// top
module top(
  input clk,
  input rst_n,
  input din_rx,
  output dout_tx_s1,
  output dout_tx_s2,
  output [31:0] addr_tx_s1,
  output [31:0] addr_tx_s2
    );
Settings: LEC_CHECK=0, ABC_AREA=0, CAP_MARGIN=20, CELL_PAD_IN_SITES_DETAIL_PLACEMENT=2, CELL_PAD_IN_SITES_GLOBAL_PLACEMENT=2, CORE_ASPECT_RATIO=1.15, CORE_MARGIN=2, CORE_UTILIZATION=40, CTS_CLUSTER_DIAMETER=53, CTS_CLUSTER_SIZE=80, HOLD_SLACK_MARGIN=-0.08, MIN_ROUTING_LAYER=met2, PLACE_DENSITY=0.87, SLEW_MARGIN=40; clock period 5.0 ns.
run.sh (not shown) runs the stock make flow with config.mk's settings and CLKGATE_MAP_FILE=.
Next try:
- ABC_AREA: 0 -> 1
- CAP_MARGIN: 20 -> 5
- CELL_PAD_IN_SITES_DETAIL_PLACEMENT: 2 -> unset
- CELL_PAD_IN_SITES_GLOBAL_PLACEMENT: 2 -> 3
- CORE_ASPECT_RATIO: 1.15 -> unset
- CTS_CLUSTER_DIAMETER: 53 -> unset
- CTS_CLUSTER_SIZE: 80 -> unset
- HOLD_SLACK_MARGIN: -0.08 -> unset
- MIN_ROUTING_LAYER: met2 -> unset
- PLACE_DENSITY: 0.87 -> unset
- SLEW_MARGIN: 40 -> 20
What happened:
- count of clock-buffer cells in the layout is higher by 37
- maximum frequency rose by 11%
- routed wire length drops by 8.2%
- design area rises by 8.5%
- critical path depth went up by 7
Next try:
- ABC_AREA: 1 -> 0
- CAP_MARGIN: 5 -> 20
- CELL_PAD_IN_SITES_DETAIL_PLACEMENT: unset -> 2
- CELL_PAD_IN_SITES_GLOBAL_PLACEMENT: 3 -> 2
- CORE_ASPECT_RATIO: unset -> 1.15
- CTS_CLUSTER_DIAMETER: unset -> 53
- CTS_CLUSTER_SIZE: unset -> 80
- HOLD_SLACK_MARGIN: unset -> 0.21
- MIN_ROUTING_LAYER: unset -> met2
- PLACE_DENSITY: unset -> 0.87
- SETUP_SLACK_MARGIN: unset -> -0.38
- SLEW_MARGIN: 20 -> 40
- TNS_END_PERCENT: unset -> 30
After rerunning: Cell area decreases by a little under a tenth. Critical path depth goes down by 7. Wire length climbs by a little under a tenth. Worst setup slack got worse by 0.45 ns. Via count rises by about a fifth. Worst hold slack gets better by 0.032 ns.
Next try:
- ABC_AREA: 0 -> unset
- CELL_PAD_IN_SITES_DETAIL_PLACEMENT: 2 -> unset
- CELL_PAD_IN_SITES_GLOBAL_PLACEMENT: 2 -> unset
- CORE_ASPECT_RATIO: 1.15 -> unset
- CORE_UTILIZATION: 40 -> 64
- CTS_CLUSTER_DIAMETER: 53 -> unset
- CTS_CLUSTER_SIZE: 80 -> unset
- HOLD_SLACK_MARGIN: 0.21 -> unset
- MIN_ROUTING_LAYER: met2 -> unset
- PLACE_DENSITY: 0.87 -> unset
- SETUP_SLACK_MARGIN: -0.38 -> 0.76
- SLEW_MARGIN: 40 -> 20
- TNS_END_PERCENT: 30 -> unset
- clock period: 5.0 -> 4.03 ns (I/O delays scaled with it)
Result: The changed run ran to the end with no violations; utilization went up by 28 points; maximum frequency went up by well over a third; die area falls by well over a third; final area barely changes; power rises by about a fifth; routed wire length decreases by a quarter to a third; global-route usage is lower by 11 points; cell count came out lower by a little under a tenth; hold slack gets worse by 0.011 ns; first-iteration DRC count is lower by well over a third; setup slack is better by 0.26 ns.
Next try:
- CORE_UTILIZATION: 64 -> 22
- PLACE_DENSITY: unset -> 0.6
- SETUP_SLACK_MARGIN: 0.76 -> unset
- clock period: 4.03 -> 4.09 ns (I/O delays scaled with it)
After rerunning: Die area went up to 2.9 times its value; synthesized area does not change; cell count went up by about 30%; cell area went up by about 3%; wire length went up by 2.1%; sequential share of layout area went down by 1.4 points; synthesized cell count stays the same; hold slack is worse by 0.0055 ns; clock-buffer cell count went up by 1.
Next try:
- ABC_AREA: unset -> 1
- CORE_UTILIZATION: 22 -> 60
- clock period: 4.09 -> 3.45 ns (I/O delays scaled with it)
Result:
- global-route usage climbs by 19 points
- core utilization climbs by 44 points
- sequential cell count stays the same
- wire length grows by about a fifth
- setup slack degrades by 0.44 ns
- hold slack is worse by 0.012 ns
- power goes up by about a fifth
- clock-buffer cell count climbs by 8
Power and IR drop assume default switching activity.
